run A:
// alu
module alu #(parameter DATA_WIDTH = 32, OP = 3)
(
    input wire start,
    input wire clk,
    input wire reset_n,
    input wire [DATA_WIDTH - 1 : 0] A,
    input wire [DATA_WIDTH - 1 : 0] B,
    input wire [OP - 1 : 0] op,
    output reg [DATA_WIDTH - 1 : 0] result,
    output reg done
);
Size in the first run: roughly 2600 cells after synthesis, ~66 flip-flops, about 22000 um^2 of cells after synthesis.
Settings: LEC_CHECK=0, ABC_AREA=0, CAP_MARGIN=20, CORE_ASPECT_RATIO=0.5, CORE_MARGIN=2, CORE_UTILIZATION=60, CTS_CLUSTER_DIAMETER=312, CTS_CLUSTER_SIZE=100, HOLD_SLACK_MARGIN=0.29, PLACE_DENSITY_LB_ADDON=0.07, SLEW_MARGIN=10, TNS_END_PERCENT=30; clock period 12.4 ns.
run.sh (not shown) runs the stock make flow with config.mk's settings and CLKGATE_MAP_FILE=.
For run B, these inputs were changed with respect to run A:
Settings: a deleted HOLD_SLACK_MARGIN that had been 0.29; a change of CORE_ASPECT_RATIO from 0.5 to 0.96; a change of ABC_AREA from 0 to 1.
- Relative to run A, routed wire length decreased by 0.63% in run B.
- Run B ends up with lower non-clock buffer count than run A does.
- Per the comparison of run B with run A, register area held.
- When run B is measured against run A, its sequential share of layout area turns out 0.53 points lower.
Setup changes, run B to run C
Settings: putting GPL_ROUTABILITY_DRIVEN at 0 where nothing was set; swapping 1 for 0 in ABC_AREA; putting MAX_ROUTING_LAYER at met4 where nothing was set; swapping 100 for 29 in CTS_CLUSTER_SIZE; clearing CTS_CLUSTER_DIAMETER, which used to be 312.
Notes after the runs:
Per the comparison of run C with run B, routed wire length went down; total iterations of the first detailed-routing run decreased 1; setup slack after layout decreased by 400 ps relative to the old numbers.

========
== job 101 ==
alu again, from the RTL that the note above started with.
clock: 7.61 ns
lec_check: 0
cap_margin: 20
core_margin: 2
core_utilization: 70
cts_cluster_size: 37
hold_slack_margin: 0.29
setup_slack_margin: 2.0
slew_margin: 20
FAIL job 101 @ 5_1_grt: tool exited with error
Setup changes, job 101 to job 102
- SETUP_SLACK_MARGIN removed (was 2.0)
- CTS_CLUSTER_SIZE changed from 37 to 99
- CORE_UTILIZATION changed from 70 to 72
- HOLD_SLACK_MARGIN removed (was 0.29)
- the clock period (ns, I/O delays scaled along) changed from 7.61 to 11.2
### Flow results
Job 102 | status: complete | timing, DRC, antenna: pass. Compared with job 101, job 102 improves total die size. Total cell area at the placement stage in job 102 vs job 101: down about 10%. Higher area of the core was reported by job 101, not job 102. Relative to job 101, number of placement rows has decreased by 1 in job 102. Summary of job 102 over job 101: adder and majority cell fraction of the synthesized area ~0 delta; cell area after synthesis ~0 delta; number of hold-repair buffers added at the cts stage ~0 delta; fraction of the yosys area taken by sequential cells ~0 delta.
What job 103 does differently from job 102 at the input level:
- swapping 72 for 57 in CORE_UTILIZATION
- clearing CTS_CLUSTER_SIZE, which used to be 99
- swapping 11.2 for 7.78 in the clock period (ns, I/O delays scaled along)
Findings:
Job 103 completed end to end; final checks failed (setup timing).
Compared with job 102, in job 103 pre-CTS setup slack went down by 2.14 ns, final cell area excluding filler cells went up by 23%, clock latency reported for the late side of the worst-skew pair was more or less identical.
In the reports for job 103 and job 102, the larger clock-cell share of area belongs to job 102.
Taking job 102 as the reference point, the buffers plus inverters on the worst setup path of job 103 rises by 3.
A launching instance or port of the critical path of B[6] is what job 102 shows, while A[4] belongs to job 103.
Of job 103 and job 102, the run reporting the higher placeable core area was job 103.
Against job 102, job 103 reports a instance area after placement that is higher.
[compare] base=job 102 new=job 103: net count reported at finish saw an increase; wire length of the first global-routing pass saw an increase.

========
alu again, from the RTL that the note above started with.
clock: 9.5 ns
lec_check: 0
abc_area: 1
cap_margin: 20
core_aspect_ratio: 0.5
core_margin: 2
core_utilization: 32
cts_cluster_diameter: 378
cts_cluster_size: 98
max_routing_layer: met4
slew_margin: 20
Next try:
--- a/flow/config.mk
+++ b/flow/config.mk
@@ -8 +7,0 @@
-export ABC_AREA = 1
@@ -10 +8,0 @@
-export CORE_ASPECT_RATIO = 0.5
@@ -12,4 +10,3 @@
-export CORE_UTILIZATION = 32
-export CTS_CLUSTER_DIAMETER = 378
-export CTS_CLUSTER_SIZE = 98
-export MAX_ROUTING_LAYER = met4
+export CORE_UTILIZATION = 40
+export GPL_ROUTABILITY_DRIVEN = 0
+export SETUP_SLACK_MARGIN = -0.04
Result:
- first-iteration DRC count goes up by 3.9%
- hold slack got worse by 0.0073 ns
- wire length shrinks by 9.2%
- global-route usage climbs by 4.8 points
- sequential share of layout area increases by 0.50 points
- die size went down by 27%
Next try:
--- a/flow/config.mk
+++ b/flow/config.mk
@@ -7,0 +8 @@
+export ABC_AREA = 1
@@ -10,3 +11,5 @@
-export CORE_UTILIZATION = 40
-export GPL_ROUTABILITY_DRIVEN = 0
-export SETUP_SLACK_MARGIN = -0.04
+export CORE_UTILIZATION = 53
+export CTS_CLUSTER_DIAMETER = 378
+export CTS_CLUSTER_SIZE = 98
+export MAX_ROUTING_LAYER = met4
+export PLACE_DENSITY = 0.84
Worst setup slack improves by 0.15 ns. Final area increases by 6.1%. Fmax is higher by 1.7%. Via count came out higher by 12%. Global-route usage is higher by 5.9 points. Register-to-register slack improved by 0.81 ns.
Next try:
==> flow/config.mk (replaced) <==
export PLATFORM = sky130hd
export DESIGN_NAME = alu
export DESIGN_NICKNAME = alu
export VERILOG_FILES = /design/flow/design.v
export SDC_FILE = /design/flow/constraint.sdc
export NUM_CORES = 4
export LEC_CHECK = 0
export ABC_AREA = 1
export CAP_MARGIN = 20
export CELL_PAD_IN_SITES_DETAIL_PLACEMENT = 2
export CELL_PAD_IN_SITES_GLOBAL_PLACEMENT = 1
export CORE_ASPECT_RATIO = 0.53
export CORE_MARGIN = 4
export CORE_UTILIZATION = 40
export CTS_CLUSTER_SIZE = 42
export GPL_ROUTABILITY_DRIVEN = 0
export MIN_ROUTING_LAYER = met2
export PLACE_DENSITY = 0.73
export SETUP_SLACK_MARGIN = 0.27
export SLEW_MARGIN = 40
export TNS_END_PERCENT = 85
Result:
- Now the flow died in global routing, error GRT-0116
- die area goes up by 37%
- synthesized cell count is unchanged
- area after synthesis does not change

========
== yarrow ==
The RTL this note starts from:
==> flow/design.v <==
module alu #(parameter DATA_WIDTH = 32, OP = 3)
(
    input wire start,
    input wire clk,
    input wire reset_n,
    input wire [DATA_WIDTH - 1 : 0] A,
    input wire [DATA_WIDTH - 1 : 0] B,
    input wire [OP - 1 : 0] op,
    output reg [DATA_WIDTH - 1 : 0] result,
    output reg done
);
  localparam AND = 3'b000;   
  localparam OR  = 3'b001;   
  localparam ADD = 3'b010;   
  localparam NOP = 3'b011;   
  localparam SUB = 3'b100;   
  localparam MUL = 3'b101;   
  localparam SLT = 3'b110;   
  reg done_reg;
  reg [DATA_WIDTH - 1 : 0] result_reg;
  always @(posedge clk or negedge reset_n) begin
    if (!reset_n) begin
      result_reg <= 32'h00000000;
    end
    else begin
      if(start) begin
        case (op)
          AND: result_reg <=  A & B;
          OR : result_reg <=  A | B;
          ADD: result_reg <=  A + B;
          SUB: result_reg <=  A - B;
          MUL: result_reg <=  A * B;
          SLT: result_reg <= (A < B) ? 32'b1 : 32'b0;
          default: result_reg <= 32'h00000000;
        endcase
      end
    end
  end
  always @(posedge clk or negedge reset_n) begin
    if(!reset_n) begin
      done_reg <= 1'b0;
    end
    else begin
      if(start && (op != NOP)) begin
        done_reg <= 1'b1;
      end
      else begin
        done_reg <= 1'b0;
      end
    end
  end
  always @(posedge clk or negedge reset_n) begin
    if (!reset_n) begin
      done <= 1'b0;
    end
    else begin
      done <= done_reg;
    end
  end
  always @(posedge clk or negedge reset_n) begin
    if (!reset_n) begin
      result <= 32'h00000000;
    end
    else begin
      result <= result_reg;
    end
  end
endmodule
==> flow/config.mk <==
export PLATFORM = sky130hd
export DESIGN_NAME = alu
export DESIGN_NICKNAME = alu
export VERILOG_FILES = /design/flow/design.v
export SDC_FILE = /design/flow/constraint.sdc
export NUM_CORES = 4
export LEC_CHECK = 0
export CAP_MARGIN = 20
export CORE_MARGIN = 2
export CORE_UTILIZATION = 62
export CTS_CLUSTER_DIAMETER = 370
export CTS_CLUSTER_SIZE = 98
export SLEW_MARGIN = 20
==> flow/constraint.sdc <==
create_clock -name core_clock -period 4.04 [get_ports {clk}]
set_input_delay 0.8080 -clock core_clock [delete_from_list [all_inputs] [get_ports {clk}]]
set_output_delay 0.8080 -clock core_clock [all_outputs]
set_load 0.01 [all_outputs]
What ended yarrow was a tool error in global routing (5_1_grt); the run never finished.
Input changes introduced in tundra (baseline for comparison: yarrow):
Settings: a change of CORE_UTILIZATION from 62 to 63; a change of CTS_CLUSTER_DIAMETER from 370 to 213; a change of the clock period (ns, I/O delays scaled along) from 4.04 to 4.03.
## What came out
tundra is listed as incomplete: the tool reported an error in global routing (5_1_grt) and the run ended there.
Between tundra and yarrow, the standard cell area after detailed placement is lower for tundra.
Looking only at total core area, and setting everything else aside, the higher value of tundra and yarrow goes to yarrow.
Comparing tundra against yarrow, there is no change at all in simple-gate area share of the yosys netlist.
Die height is higher on yarrow
Diff yarrow -> tundra | die size | decrease of 1.6%
[tundra] width of the die fell 0.78% relative to yarrow
Looking at setup fix buffers added after clock tree synthesis, tundra sits 15% higher than yarrow does.
Changes observed in tundra relative to yarrow: detailed placer's ending HPWL saw little to no change, number of ports placed on the die boundary saw little to no change.
Inputs modified between tundra and pepper:
Settings: removing CTS_CLUSTER_SIZE (formerly 98); changing CORE_UTILIZATION from 63 to 58; setting TNS_END_PERCENT to 5 for the first time; removing CTS_CLUSTER_DIAMETER (formerly 213); changing the clock period (ns, I/O delays scaled along) from 4.03 to 7.72.
--- outcome ---
Floorplan core area (pepper over tundra): increase, 8.8%. Layout checks on pepper: not met. Flow itself completed; violations: negative setup slack. Comparing tundra against pepper, there is no change at all in count of library flops with an enable pin. From tundra to pepper the numbers moved as follows: adder-cell area share of the yosys netlist essentially unchanged; area after synthesis did not really move; initial core utilization fell 5.2 points; die area now sits higher; worst slack at placement higher. Cell area after placement, pepper vs tundra: down by a few percent.
Edits applied to the flow inputs when going from pepper to ember:
Settings: CTS_CLUSTER_SIZE now 35, previously not set; CORE_UTILIZATION now 64, was 58; the clock period (ns, I/O delays scaled along) now 7.78, was 7.72.
[summary]
Cell row count delta for ember relative to pepper: 5.6% lower
Routed wire in ember totals more than in pepper.
STATUS run=ember STAGES=ALL_DONE FINAL_CHECKS=FAILED CAUSE=negative setup slack
On worst setup slack, ember does better than pepper.
ember ended with less total half-perimeter wirelength after legalization and detailed placement than pepper.
Edits applied to the flow inputs when going from ember to nickel:
Settings: an added HOLD_SLACK_MARGIN of -0.1; a change of CTS_CLUSTER_SIZE from 35 to 37; a change of the clock period (ns, I/O delays scaled along) from 7.78 to 7.72.
==> results <==
Although it ran to completion, nickel produced a layout that fails the final checks because of negative setup slack. Diff ember -> nickel | final area | up slightly. Between nickel and ember, least setup slack across all paths after layout is higher for ember, nickel comes in under that. Global routing met3 resource utilization on nickel is up relative to ember. From ember to nickel the numbers moved as follows: count of clock buffers in the final design now larger, worst hold slack now larger. Compare nickel and ember | worst setup timing slack at the placement stage lower: nickel. nickel vs ember, first element of the critical path: A[5] vs A[2]. Going from ember to nickel, cell count along the critical path grows by about 4%.
## Diff of input files: zinc against nickel
Settings: changing HOLD_SLACK_MARGIN from -0.1 to 0.29; setting SETUP_SLACK_MARGIN to -0.65 for the first time; changing CORE_UTILIZATION from 64 to 70; removing TNS_END_PERCENT (formerly 5); changing the clock period (ns, I/O delays scaled along) from 7.72 to 7.61.
[summary]
Across nickel and zinc, no clean finish was achieved.
Nothing crashed in nickel and all stages finished; the problem is that the final layout failed, the offending checks being negative setup slack.
Although zinc finished all stages, its layout failed final checks on negative setup slack.
Die size (zinc / nickel): 0.916
| core outline area | zinc vs nickel | 8.8% lower |
Compared zinc vs nickel, and horizontal extent of the die is down in zinc.
On global-route wire length before repair, the higher figure sits with nickel, not zinc.
The area of the multi-input gates number comes out higher for nickel vs zinc.
Post-layout instance count excluding filler cells is lower on zinc

========
RTL: the design.v shown in full above, as it stands there.
==> flow/config.mk <==
export PLATFORM = sky130hd
export DESIGN_NAME = alu
export DESIGN_NICKNAME = alu
export VERILOG_FILES = /design/flow/design.v
export SDC_FILE = /design/flow/constraint.sdc
export NUM_CORES = 4
export LEC_CHECK = 0
export CAP_MARGIN = 20
export CORE_MARGIN = 2
export CORE_UTILIZATION = 72
export PLACE_DENSITY = 0.65
export SETUP_SLACK_MARGIN = 0.42
export SLEW_MARGIN = 20
==> flow/constraint.sdc <==
create_clock -name core_clock -period 6.65 [get_ports {clk}]
set_input_delay 1.3300 -clock core_clock [delete_from_list [all_inputs] [get_ports {clk}]]
set_output_delay 1.3300 -clock core_clock [all_outputs]
set_load 0.01 [all_outputs]
The baseline did not get past global routing.
Then changed:
--- a/flow/config.mk
+++ b/flow/config.mk
@@ -10,3 +10,2 @@
-export CORE_UTILIZATION = 72
-export PLACE_DENSITY = 0.65
-export SETUP_SLACK_MARGIN = 0.42
+export CORE_UTILIZATION = 55
+export CTS_CLUSTER_SIZE = 98
==> flow/constraint.sdc (replaced) <==
create_clock -name core_clock -period 4.49 [get_ports {clk}]
set_input_delay 0.8980 -clock core_clock [delete_from_list [all_inputs] [get_ports {clk}]]
set_output_delay 0.8980 -clock core_clock [all_outputs]
set_load 0.01 [all_outputs]
Effect: Now the flow produced a layout that fails on negative setup slack; die area rises by 30%; area after synthesis does not change; synthesized cell count does not change.
Then changed:
--- a/flow/config.mk
+++ b/flow/config.mk
@@ -10,2 +10 @@
-export CORE_UTILIZATION = 55
-export CTS_CLUSTER_SIZE = 98
+export CORE_UTILIZATION = 66
==> flow/constraint.sdc (replaced) <==
create_clock -name core_clock -period 7.78 [get_ports {clk}]
set_input_delay 1.5560 -clock core_clock [delete_from_list [all_inputs] [get_ports {clk}]]
set_output_delay 1.5560 -clock core_clock [all_outputs]
set_load 0.01 [all_outputs]
What happened:
- This time the run never finished: it broke off in global routing (GRT-0116)
- synthesized area stays the same
- die area decreases by about a fifth
- synthesized cell count does not change
Then changed:
--- a/flow/config.mk
+++ b/flow/config.mk
@@ -10 +10,3 @@
-export CORE_UTILIZATION = 66
+export CORE_UTILIZATION = 63
+export CTS_CLUSTER_SIZE = 79
+export HOLD_SLACK_MARGIN = 0.3
The new run never finished: it broke off in global routing on GRT-0232.
Die area grows by about 4.7%.
Synthesized area does not change.
Synthesized cell count does not change.
Then changed:
--- a/flow/config.mk
+++ b/flow/config.mk
@@ -10,3 +10 @@
-export CORE_UTILIZATION = 63
-export CTS_CLUSTER_SIZE = 79
-export HOLD_SLACK_MARGIN = 0.3
+export CORE_UTILIZATION = 45
==> flow/constraint.sdc (replaced) <==
create_clock -name core_clock -period 9.23 [get_ports {clk}]
set_input_delay 1.8460 -clock core_clock [delete_from_list [all_inputs] [get_ports {clk}]]
set_output_delay 1.8460 -clock core_clock [all_outputs]
set_load 0.01 [all_outputs]
Effect: This time the run went through all stages and came out clean. Synthesized area stays the same. Die size is higher by well over a third. Synthesized cell count stays the same.
Then changed:
==> flow/constraint.sdc (replaced) <==
create_clock -name core_clock -period 9.5 [get_ports {clk}]
set_input_delay 1.9000 -clock core_clock [delete_from_list [all_inputs] [get_ports {clk}]]
set_output_delay 1.9000 -clock core_clock [all_outputs]
set_load 0.01 [all_outputs]
The new run passed the timing, DRC and antenna checks.
Non-clock buffer count shrinks by 51.
Register-to-register slack is better by 220 ps.
Core utilization shrinks by 0.82 points.
Cell count shrinks by 1.5%.
Critical path depth is unchanged.
Routed wire length shrinks by 1.3%.
Via count shrinks by 0.47%.
